Design prince_enc, start of the top module:
module prince_enc (
    input  wire         clk,
    input  wire         rst,         
    input  wire         in_valid,
    output wire         in_ready,
    input  wire [63:0]  plaintext,
    input  wire [127:0] key,         
    output reg          out_valid,
    output reg  [63:0]  ciphertext
);
Size: roughly 6600 cells after synthesis, about 260 I/O pins, roughly 63000 um^2 of cells after synthesis.
Settings: LEC_CHECK=0, CAP_MARGIN=20, CORE_ASPECT_RATIO=1.74, CORE_MARGIN=2, CORE_UTILIZATION=70, CTS_CLUSTER_DIAMETER=362, CTS_CLUSTER_SIZE=75, HOLD_SLACK_MARGIN=0.2, MIN_ROUTING_LAYER=met1, PLACE_DENSITY_LB_ADDON=0.16, SETUP_SLACK_MARGIN=-1.39, SLEW_MARGIN=20; clock period 18.1 ns.
run.sh (not shown) runs the stock make flow with config.mk's settings and CLKGATE_MAP_FILE=.
The starting point stopped in global routing (5_1_grt), error GRT-0116.
Change:
- ABC_AREA: default -> 1
- CORE_ASPECT_RATIO: 1.74 -> default
- CORE_UTILIZATION: 70 -> 72
- CTS_CLUSTER_DIAMETER: 362 -> default
- CTS_CLUSTER_SIZE: 75 -> default
- HOLD_SLACK_MARGIN: 0.2 -> default
- MIN_ROUTING_LAYER: met1 -> default
- PLACE_DENSITY: default -> 0.6
- PLACE_DENSITY_LB_ADDON: 0.16 -> default
- SETUP_SLACK_MARGIN: -1.39 -> -1.22
- clock period: 18.1 -> 15.2 ns (I/O delays scaled with it)
=> The new run ended with an error in global routing (5_1_grt) on GRT-0116; synthesized cell count goes up by 140%; die size grows by 29%; synthesized area rises by 33%.
Change:
- ABC_AREA: 1 -> default
- CORE_UTILIZATION: 72 -> 40
- CTS_CLUSTER_SIZE: default -> 29
- PLACE_DENSITY: 0.6 -> default
- SETUP_SLACK_MARGIN: -1.22 -> default
- TNS_END_PERCENT: default -> 55
- clock period: 15.2 -> 22.0 ns (I/O delays scaled with it)
Result: The new run finished clean; die size rises by a quarter to a third; synthesized area falls by a quarter to a third; synthesized cell count falls by well over a third.

* * *

== run 1 ==
prince_enc again, from the RTL that the note above started with.
Settings: LEC_CHECK=0, ABC_AREA=1, CAP_MARGIN=20, CORE_MARGIN=2, CORE_UTILIZATION=72, CTS_CLUSTER_DIAMETER=371, CTS_CLUSTER_SIZE=17, SETUP_SLACK_MARGIN=2.05, SLEW_MARGIN=20; clock period 9.83 ns.
Run 1: it failed with a tool error in detailed placement (3_5_place_dp), so there are no final results.
Inputs modified between run 1 and run 2:
Settings: ABC_AREA removed (was 1); SETUP_SLACK_MARGIN removed (was 2.05); CTS_CLUSTER_SIZE removed (was 17); CTS_CLUSTER_DIAMETER removed (was 371); CORE_UTILIZATION changed from 72 to 66; the clock period (ns, I/O delays scaled along) changed from 9.83 to 17.6.
==> results <==
Run 2 and run 1: no clean run
Seen in the log of run 2: DPL-0033 during clock tree synthesis (4_1_cts), after which the run never completed.
Die area, run 2 and run 1: lower on run 2
Run 2 against run 1: adder-cell share of the synthesized area went up, synthesis area per yosys went down, area inside the core boundary went down, number of different library cells in the post-synthesis netlist went up.
When run 2 is set beside run 1, its register share after synthesis turns out to be 3.1 points larger.
Summary — number of cell instances after yosys synthesis, run 2 relative to run 1: lower, by 9449.
#### Input delta (run 3 over run 2)
Settings: CORE_UTILIZATION: 66 -> 57; SETUP_SLACK_MARGIN: unset -> -1.46; TNS_END_PERCENT: unset -> 5; the clock period (ns, I/O delays scaled along): 17.6 -> 18.0.
Results
Compared with run 2, run 3 shows a lower placed standard-cell area. [compare] base=run 2 new=run 3: placeable core region now larger; worst slack at placement now larger. Run 3: complete, dirty (setup timing). Post-placement cell count was lower in the run labelled run 3. Between run 2 and run 3, the mean instance size in the synthesized netlist figures differ only marginally.
Changes in run 4 relative to run 3:
Settings: PLACE_DENSITY: unset -> 0.6; TNS_END_PERCENT: 5 -> unset; CORE_UTILIZATION: 57 -> 46; SETUP_SLACK_MARGIN: -1.46 -> unset; the clock period (ns, I/O delays scaled along): 18.0 -> 21.4.
## What came out
Run 4 | status: complete | timing, DRC, antenna: pass
When run 4 is set beside run 3, its largest net degree at the start of global routing turns out to be 18% larger.
The uppermost signal routing layer after detailed routing comes out met5 in one run and met4 in the other, namely in run 4 and run 3 respectively.
Per the comparison of run 4 with run 3, area growth from synthesis to final layout saw a decrease, antenna diode count saw an increase, wire length of the first global-routing pass saw a decrease.
